## axi4_slave
module axi4_slave #(
    parameter int          NUM_REGS   = 4     ,
    parameter integer      ID_WIDTH   = 4     ,
    parameter integer      ADDR_WIDTH = 32    ,
    parameter integer      DATA_WIDTH = 32    ,
    parameter logic [31:0] BASE_ADDR  = 32'h0
)(
    input  logic                     ACLK,
    input  logic                     ARESETN,
    input  logic [ID_WIDTH-1:0]       S_AXI_AWID     ,
    input  logic [ADDR_WIDTH-1:0]     S_AXI_AWADDR   ,
    input  logic [7:0]                S_AXI_AWLEN    ,
    input  logic [2:0]                S_AXI_AWSIZE   ,
    input  logic [1:0]                S_AXI_AWBURST  ,
    input  logic                      S_AXI_AWVALID  ,
    output logic                      S_AXI_AWREADY  ,
    input  logic [DATA_WIDTH-1:0]     S_AXI_WDATA    ,
    input  logic [(DATA_WIDTH/8)-1:0] S_AXI_WSTRB    ,
    input  logic                      S_AXI_WLAST    ,
    input  logic                      S_AXI_WVALID   ,
    output logic                      S_AXI_WREADY   ,
    output logic [ID_WIDTH-1:0]       S_AXI_BID      ,
    output logic [1:0]                S_AXI_BRESP    ,
    output logic                      S_AXI_BVALID   ,
    input  logic                      S_AXI_BREADY   ,
    input  logic [ID_WIDTH-1:0  ]     S_AXI_ARID     ,
    input  logic [ADDR_WIDTH-1:0]     S_AXI_ARADDR   ,
    input  logic [7:0]                S_AXI_ARLEN    ,
    input  logic [2:0]                S_AXI_ARSIZE   ,
    input  logic [1:0]                S_AXI_ARBURST  ,
    input  logic                      S_AXI_ARVALID  ,
    output logic                      S_AXI_ARREADY  ,
    output logic [ID_WIDTH-1:0  ]     S_AXI_RID      ,
    output logic [DATA_WIDTH-1:0]     S_AXI_RDATA    ,
    output logic [1:0]                S_AXI_RRESP    ,
    output logic                      S_AXI_RLAST    ,
    output logic                      S_AXI_RVALID   ,
    input  logic                      S_AXI_RREADY   ,
    output logic                      write_en        ,
    output logic                      read_en
);
Size: roughly 11,000 cells after synthesis, ~280 flip-flops, about 190 I/O pins, ~70,000 um^2 of cells after synthesis.
export LEC_CHECK = 0
export ABC_AREA = 1
export CAP_MARGIN = 20
export CORE_MARGIN = 2
export CORE_UTILIZATION = 58
export MAX_ROUTING_LAYER = met4
export SLEW_MARGIN = 20
export TNS_END_PERCENT = 5
create_clock -name core_clock -period 93.5 [get_ports {ACLK}]
run.sh (not shown) runs the stock make flow with config.mk's settings and CLKGATE_MAP_FILE=.
Change:
- ABC_AREA: 1 -> default
- CORE_UTILIZATION: 58 -> 40
- MAX_ROUTING_LAYER: met4 -> default
- PLACE_DENSITY: default -> 0.6
- TNS_END_PERCENT: 5 -> default
- clock period: 93.5 -> 155.0 ns (I/O delays scaled with it)
Result: Count of clock-buffer cells in the layout rises by 5. Via count falls by about a fifth. Clock skew falls by 0.025 ns. Routed wire length falls by about a fifth. Final area falls by about a fifth. Hold slack is about the same.
Change:
- CORE_UTILIZATION: 40 -> 65
- MAX_ROUTING_LAYER: default -> met4
- TNS_END_PERCENT: default -> 15
- clock period: 155.0 -> 160.0 ns (I/O delays scaled with it)
=> Design area falls by 1.7%. Synthesized cell count is unchanged. Core utilization rose by 26 points. Routed wire length came out lower by 3.8%. First-iteration DRC count rises by 42%. Via count went up by 2.3%. Global-route usage is higher by 14 points. Worst setup slack improved by 2.9 ns. Cell count falls by 7.7%.
Change:
- CORE_UTILIZATION: 65 -> 40
- MAX_ROUTING_LAYER: met4 -> default
- TNS_END_PERCENT: 15 -> default
- clock period: 160.0 -> 200.0 ns (I/O delays scaled with it)
Result: The changed run finished with timing, DRC and antenna clean. Global-route usage falls by 14 points. Worst setup slack gets better by 33 ns. Area after synthesis stays the same. Clock-buffer cell count falls by 2. Clock skew falls by 0.0072 ns.
Change:
- CORE_UTILIZATION: 40 -> 12
- clock period: 200.0 -> 275.0 ns (I/O delays scaled with it)
Routed wire length increases by about 8%; clock-buffer cell count grows by 13; worst hold slack gains 0.0033 ns; worst setup slack improves by 60 ns; non-clock buffer count went up by 17.
Change:
- CORE_UTILIZATION: 12 -> 58
- MAX_ROUTING_LAYER: default -> met4
- PLACE_DENSITY: 0.6 -> default
- clock period: 275.0 -> 105.0 ns (I/O delays scaled with it)
=> The new run finished but failed the layout checks on max-capacitance violations, max-slew violations, negative setup slack; cell count is lower by 22%; via count grows by 24%; die size decreases by 79%.

* * *

axi4_slave again, from the RTL that the note above started with.
==> flow/config.mk <==
export PLATFORM = sky130hd
export DESIGN_NAME = axi4_slave
export DESIGN_NICKNAME = axi4_slave
export VERILOG_FILES = /design/flow/design.v
export SDC_FILE = /design/flow/constraint.sdc
export NUM_CORES = 4
export LEC_CHECK = 0
export CAP_MARGIN = 0
export CORE_ASPECT_RATIO = 0.5
export CORE_MARGIN = 9
export CORE_UTILIZATION = 58
export HOLD_SLACK_MARGIN = 0.29
export PLACE_DENSITY = 0.6
export SETUP_SLACK_MARGIN = -2.0
export SLEW_MARGIN = 0
==> flow/constraint.sdc <==
create_clock -name core_clock -period 200.0 [get_ports {ACLK}]
set_input_delay 40.0000 -clock core_clock [delete_from_list [all_inputs] [get_ports {ACLK}]]
set_output_delay 40.0000 -clock core_clock [all_outputs]
set_load 0.01 [all_outputs]
==> next run, changes <==
ABC_AREA = 1   (was not set)
CAP_MARGIN = 20   (was 0)
CELL_PAD_IN_SITES_DETAIL_PLACEMENT = 2   (was not set)
CELL_PAD_IN_SITES_GLOBAL_PLACEMENT = 1   (was not set)
CORE_ASPECT_RATIO = not set   (was 0.5)
CORE_MARGIN = 2   (was 9)
CORE_UTILIZATION = 40   (was 58)
CTS_CLUSTER_DIAMETER = 386   (was not set)
HOLD_SLACK_MARGIN = not set   (was 0.29)
MAX_ROUTING_LAYER = met4   (was not set)
MIN_ROUTING_LAYER = met2   (was not set)
PLACE_DENSITY = 0.43   (was 0.6)
SETUP_SLACK_MARGIN = 5.0   (was -2.0)
SLEW_MARGIN = 20   (was 0)
TNS_END_PERCENT = 25   (was not set)
Effect: The changed run never finished: it broke off in global routing (GRT-0116); area after synthesis climbs by 13%; die size came out higher by 50%; synthesized cell count increases by 37%.
==> next run, changes <==
ABC_AREA = not set   (was 1)
CELL_PAD_IN_SITES_DETAIL_PLACEMENT = not set   (was 2)
CELL_PAD_IN_SITES_GLOBAL_PLACEMENT = not set   (was 1)
CORE_UTILIZATION = 58   (was 40)
CTS_CLUSTER_DIAMETER = not set   (was 386)
MAX_ROUTING_LAYER = not set   (was met4)
MIN_ROUTING_LAYER = not set   (was met2)
PLACE_DENSITY = not set   (was 0.43)
SETUP_SLACK_MARGIN = not set   (was 5.0)
TNS_END_PERCENT = not set   (was 25)
clock period = 137.0 ns   (was 200.0 ns; I/O delays follow)
Now the flow went through all stages and came out clean; synthesized cell count goes down by 27%; synthesized area goes down by 12%; die area goes down by about 40%.
==> next run, changes <==
CORE_UTILIZATION = 71   (was 58)
CTS_CLUSTER_SIZE = 36   (was not set)
PLACE_DENSITY = 0.65   (was not set)
clock period = 162.0 ns   (was 137.0 ns; I/O delays follow)
Effect: The changed run passed the timing, DRC and antenna checks. Area after synthesis is unchanged. Die size is lower by 18%. Setup slack improves by 9.1 ns. Design area is lower by 1.7%.

* * *

== v36 ==
Starting RTL as in the previous note.
clock: 86.0 ns
lec_check: 0
abc_area: 1
cap_margin: 5
core_margin: 2
core_utilization: 65
max_routing_layer: met4
place_density: 0.6
slew_margin: 30
tns_end_percent: 5
v36 is listed as incomplete: the tool reported an error in global routing and the run ended there.
The inputs of v45 differ from those of v36 as listed below.
Settings: CAP_MARGIN changed from 5 to 20; CTS_CLUSTER_DIAMETER newly set to 381; MAX_ROUTING_LAYER removed (was met4); HOLD_SLACK_MARGIN newly set to 0.29; PLACE_DENSITY changed from 0.6 to 0.62; CORE_UTILIZATION changed from 65 to 68; TNS_END_PERCENT removed (was 5); CTS_CLUSTER_SIZE newly set to 40; SLEW_MARGIN changed from 30 to 20.
Notes after the runs:
Across v45 and v36, no clean finish was achieved.
Seen in the log of v36: ODB-0269 during global routing, after which the run never completed.
X dimension of the die (v45 vs. v36) decreases by a few percent
Global placer's final weighted congestion in v45 is 0.63% above v36.
Re buffer count from post-CTS setup fixing: v45 and v36 aren't equal, and the higher value belongs to v45.
In terms of floorplan net count, v45 and v36 differ only marginally.
From v45 to v36, clock sink count did not move at all.
v36 has lower worst setup timing slack at the placement stage than v45.
Diff v36..v45 | Yosys chip area | unchanged
Changes observed in v45 relative to v36: number of instances resized during post-cts repair now larger; floorplan row count dropped about 2.5%; post-detailed-placement half-perimeter wirelength -about 8%.
The synthesized netlist cell count of v45 and that of v36 are within noise of each other.
#### Input delta (v3 over v45)
Settings: CORE_UTILIZATION changed from 68 to 72; PLACE_DENSITY removed (was 0.62); CTS_CLUSTER_SIZE changed from 40 to 47; HOLD_SLACK_MARGIN removed (was 0.29); the clock period (ns, I/O delays scaled along) changed from 86.0 to 88.0.
Findings:
As the logs show, v3 stopped at global routing after a tool error, so it never reached the end of the flow. Diff v3..v45 | synthesized cell count | negligible. Summary: core box area, v3 better than v45. v45 -> v3: combined area of all synthesized cells delta 0, exact match. TritonCTS buffer count | v3 below v45. Between v3 and v45, the summed standard-cell area reported by yosys figures differ only marginally.

* * *

Starting RTL as in the previous note.
make LEC_CHECK=0 ABC_AREA=1 CAP_MARGIN=15 CORE_MARGIN=2 CORE_UTILIZATION=72 CTS_CLUSTER_DIAMETER=374 CTS_CLUSTER_SIZE=95 PLACE_DENSITY=0.42 SETUP_SLACK_MARGIN=5.0 SLEW_MARGIN=20 TNS_END_PERCENT=15 finish   # period 86.0 ns
The first run aborted during 4_1_cts (DPL-0033).
Then changed:
Settings changed: CTS_CLUSTER_DIAMETER 374 to not set, CTS_CLUSTER_SIZE 95 to 10, PLACE_DENSITY 0.42 to 0.6, SETUP_SLACK_MARGIN 5.0 to not set, TNS_END_PERCENT 15 to 5.
Clock period 86.0 ns to 71.9 ns, I/O delays scaled along.
After rerunning:
- This time the run never finished: it broke off in 3_5_place_dp
- die size stays the same
- synthesized area does not change
- synthesized cell count does not change
Then changed:
Settings changed: ABC_AREA 1 to not set, CAP_MARGIN 15 to 20, CORE_UTILIZATION 72 to 67, CTS_CLUSTER_SIZE 10 to not set, TNS_END_PERCENT 5 to not set.
Clock period 71.9 ns to 155.0 ns, I/O delays scaled along.
With this change the flow completed with no timing, DRC or antenna violations.
Synthesized cell count came out lower by 27%.
Synthesized area came out lower by 12%.
Die size came out lower by about 5%.
Then changed:
Settings changed: ABC_AREA set to 1, CAP_MARGIN 20 to 15, CORE_UTILIZATION 67 to 72.
Clock period 155.0 ns to 82.5 ns, I/O delays scaled along.
With this change the flow did not get past 3_5_place_dp.
Die area came out higher by 5.5%.
Area after synthesis came out higher by 13%.
Synthesized cell count came out higher by 37%.
Then changed:
Settings changed: CAP_MARGIN 15 to 20, MAX_ROUTING_LAYER set to met4, PLACE_DENSITY 0.6 to 0.66, TNS_END_PERCENT set to 5.
Clock period 82.5 ns to 86.0 ns, I/O delays scaled along.
The new run never finished: it broke off in 5_1_grt on GRT-0116.
Synthesized area is unchanged.
Die area does not change.
Synthesized cell count does not change.

* * *

## wip/nickel
axi4_slave again, from the RTL that the note above started with.
Settings: LEC_CHECK=0, CAP_MARGIN=0, CORE_ASPECT_RATIO=0.5, CORE_MARGIN=9, CORE_UTILIZATION=40, PLACE_DENSITY=0.6, SETUP_SLACK_MARGIN=-2.0, SLEW_MARGIN=0; clock period 200.0 ns.
Per the final summary, wip/nickel finished and its layout is clean on timing, DRC and antenna.
diff inputs: wip/nickel => wip/fjord
Settings: CORE_ASPECT_RATIO removed (was 0.5); CORE_UTILIZATION changed from 40 to 64; CAP_MARGIN changed from 0 to 20; SETUP_SLACK_MARGIN removed (was -2.0); SLEW_MARGIN changed from 0 to 20; CORE_MARGIN changed from 9 to 2; ABC_AREA newly set to 1; the clock period (ns, I/O delays scaled along) changed from 200.0 to 168.0.
- Taking wip/fjord as 1.0, wip/nickel lands at 1.4 on count of cell types in the netlist.
## Diff of input files: wip/maple against wip/fjord
Settings: ABC_AREA no longer set, was 1; CORE_UTILIZATION now 72, was 64; the clock period (ns, I/O delays scaled along) now 114.0, was 168.0.
Findings:
wip/maple gives less final total negative setup slack than wip/fjord did. wip/maple: number of antenna violations at the first check in global routing 14 above wip/fjord. Re sequential cell count: no difference whatsoever between wip/fjord and wip/maple. Prevailing logic family in the synthesized netlist = AND-OR/OR-AND gates: wip/maple; prevailing logic family in the synthesized netlist = simple AND/OR/NAND/NOR gates: wip/fjord. Post-CTS setup repair buffer count: wip/maple and wip/fjord compared, higher one is wip/maple. On die area: wip/maple sits below wip/fjord. Global-route wire length before repair sits lower in wip/maple than in wip/fjord. In wip/maple the implementation completed, yet the final layout does not meet the checks, the culprit being negative setup slack. Number of gates on the worst path with buffers counted: wip/maple and wip/fjord compared, higher one is wip/fjord.
## Diff of input files: wip/garnet against wip/maple
Settings: MAX_ROUTING_LAYER now met4, previously not set; CTS_CLUSTER_DIAMETER now 345, previously not set; CORE_UTILIZATION now 65, was 72; the clock period (ns, I/O delays scaled along) now 160.0, was 114.0.
--- outcome ---
wip/garnet finished every stage and its layout cleared the timing, DRC and antenna checks.
The flow for wip/maple finished, though final verification flagged negative setup slack.
Changes observed in wip/garnet relative to wip/maple: number of global-route vias before repair fell 4796; maximum net fanout on the critical path rose 27; initial core utilization fell 6.7 points.
In the metrics for wip/maple and wip/garnet, the one carrying the lower sequential share of layout area is wip/maple.
wip/garnet vs wip/maple: pin count of the biggest net entering global routing down in wip/garnet
The critical path depth of wip/garnet is lower than that of wip/maple.
Routed wire in wip/garnet totals less than in wip/maple.
Against wip/maple, wip/garnet comes in 30.64 ns higher on critical path data arrival time.
wip/maple was larger in final cell area than wip/garnet.
The higher area added between synthesis and finish came out of wip/maple.
--- input diff wip/garnet..wip/umber ---
Settings: ABC_AREA: unset -> 1; CTS_CLUSTER_DIAMETER: 345 -> 339; TNS_END_PERCENT: unset -> 5; CORE_UTILIZATION: 65 -> 68; the clock period (ns, I/O delays scaled along): 160.0 -> 88.0.
==> comparison <==
Status(wip/umber) = ERROR, stage = 5_1_grt. | cell area after placement | lower: wip/garnet |. Going from wip/garnet to wip/umber, area reported by Yosys stat increased by 8200 µm² relative to the old numbers; die area increased by 8000 µm² relative to the old numbers; fraction of the mapped netlist area in compound gates decreased by 11 points relative to the old numbers; part of the Yosys area used for sequential elements decreased by 1.4 points relative to the old numbers; instance count after placement with tap cells included increased by about 50% relative to the old numbers. Against wip/garnet as the reference, wip/umber delivers a higher global placer's final weighted congestion.

* * *

Setup of TR:
Starting RTL as in the previous note.
Design axi4_slave, start of the top module:
module axi4_slave #(
    parameter int          NUM_REGS   = 4     ,
    parameter integer      ID_WIDTH   = 4     ,
    parameter integer      ADDR_WIDTH = 32    ,
    parameter integer      DATA_WIDTH = 32    ,
    parameter logic [31:0] BASE_ADDR  = 32'h0
)(
    input  logic                     ACLK,
    input  logic                     ARESETN,
    input  logic [ID_WIDTH-1:0]       S_AXI_AWID     ,
    input  logic [ADDR_WIDTH-1:0]     S_AXI_AWADDR   ,
    input  logic [7:0]                S_AXI_AWLEN    ,
    input  logic [2:0]                S_AXI_AWSIZE   ,
    input  logic [1:0]                S_AXI_AWBURST  ,
    input  logic                      S_AXI_AWVALID  ,
    output logic                      S_AXI_AWREADY  ,
    input  logic [DATA_WIDTH-1:0]     S_AXI_WDATA    ,
    input  logic [(DATA_WIDTH/8)-1:0] S_AXI_WSTRB    ,
    input  logic                      S_AXI_WLAST    ,
    input  logic                      S_AXI_WVALID   ,
    output logic                      S_AXI_WREADY   ,
    output logic [ID_WIDTH-1:0]       S_AXI_BID      ,
    output logic [1:0]                S_AXI_BRESP    ,
    output logic                      S_AXI_BVALID   ,
    input  logic                      S_AXI_BREADY   ,
    input  logic [ID_WIDTH-1:0  ]     S_AXI_ARID     ,
    input  logic [ADDR_WIDTH-1:0]     S_AXI_ARADDR   ,
    input  logic [7:0]                S_AXI_ARLEN    ,
    input  logic [2:0]                S_AXI_ARSIZE   ,
    input  logic [1:0]                S_AXI_ARBURST  ,
    input  logic                      S_AXI_ARVALID  ,
    output logic                      S_AXI_ARREADY  ,
    output logic [ID_WIDTH-1:0  ]     S_AXI_RID      ,
    output logic [DATA_WIDTH-1:0]     S_AXI_RDATA    ,
    output logic [1:0]                S_AXI_RRESP    ,
    output logic                      S_AXI_RLAST    ,
    output logic                      S_AXI_RVALID   ,
    input  logic                      S_AXI_RREADY   ,
    output logic                      write_en        ,
    output logic                      read_en
);
Settings: LEC_CHECK=0, ABC_AREA=1, CAP_MARGIN=5, CELL_PAD_IN_SITES_GLOBAL_PLACEMENT=0, CORE_MARGIN=2, CORE_UTILIZATION=72, CTS_CLUSTER_DIAMETER=352, CTS_CLUSTER_SIZE=38, GPL_TIMING_DRIVEN=1, MAX_ROUTING_LAYER=met4, MIN_ROUTING_LAYER=met1, PLACE_DENSITY=0.62, SETUP_SLACK_MARGIN=-2.0, SLEW_MARGIN=20, TNS_END_PERCENT=75; clock period 86.1 ns.
Status: TR FAILED at global routing (5_1_grt) (tool error)
Input changes introduced in MS (baseline for comparison: TR):
Settings: SETUP_SLACK_MARGIN no longer set, was -2.0; CTS_CLUSTER_SIZE no longer set, was 38; GPL_TIMING_DRIVEN no longer set, was 1; ABC_AREA no longer set, was 1; MIN_ROUTING_LAYER no longer set, was met1; CELL_PAD_IN_SITES_GLOBAL_PLACEMENT no longer set, was 0; CAP_MARGIN now 20, was 5; CORE_UTILIZATION now 65, was 72; MAX_ROUTING_LAYER no longer set, was met4; CTS_CLUSTER_DIAMETER no longer set, was 352; TNS_END_PERCENT no longer set, was 75; PLACE_DENSITY no longer set, was 0.62; the clock period (ns, I/O delays scaled along) now 162.0, was 86.1.
--- outcome ---
MS finished end to end and its layout was clean on timing, DRC and antenna.
Die footprint, MS and TR: smaller value in MS
MS vs. TR: placed standard-cell area lost 0.017 mm^2; total core area lost 0.0028 mm^2; number of cells in the yosys synthesis report lost 2,930.
Taking TR over MS, the mean post-synth cell area ratio works out to 0.830.
Delta (MS minus TR): post-synthesis share of cell area spent on full adders, half adders and majority gates has increased, area share of and/or/nand/nor cells after synthesis has decreased, number of gates given a new drive strength after cts has decreased, instance tally after logic synthesis has decreased.
Taking TR as the reference, in MS area after synthesis moved down, half-perimeter wire length of the detailed placement result moved down.
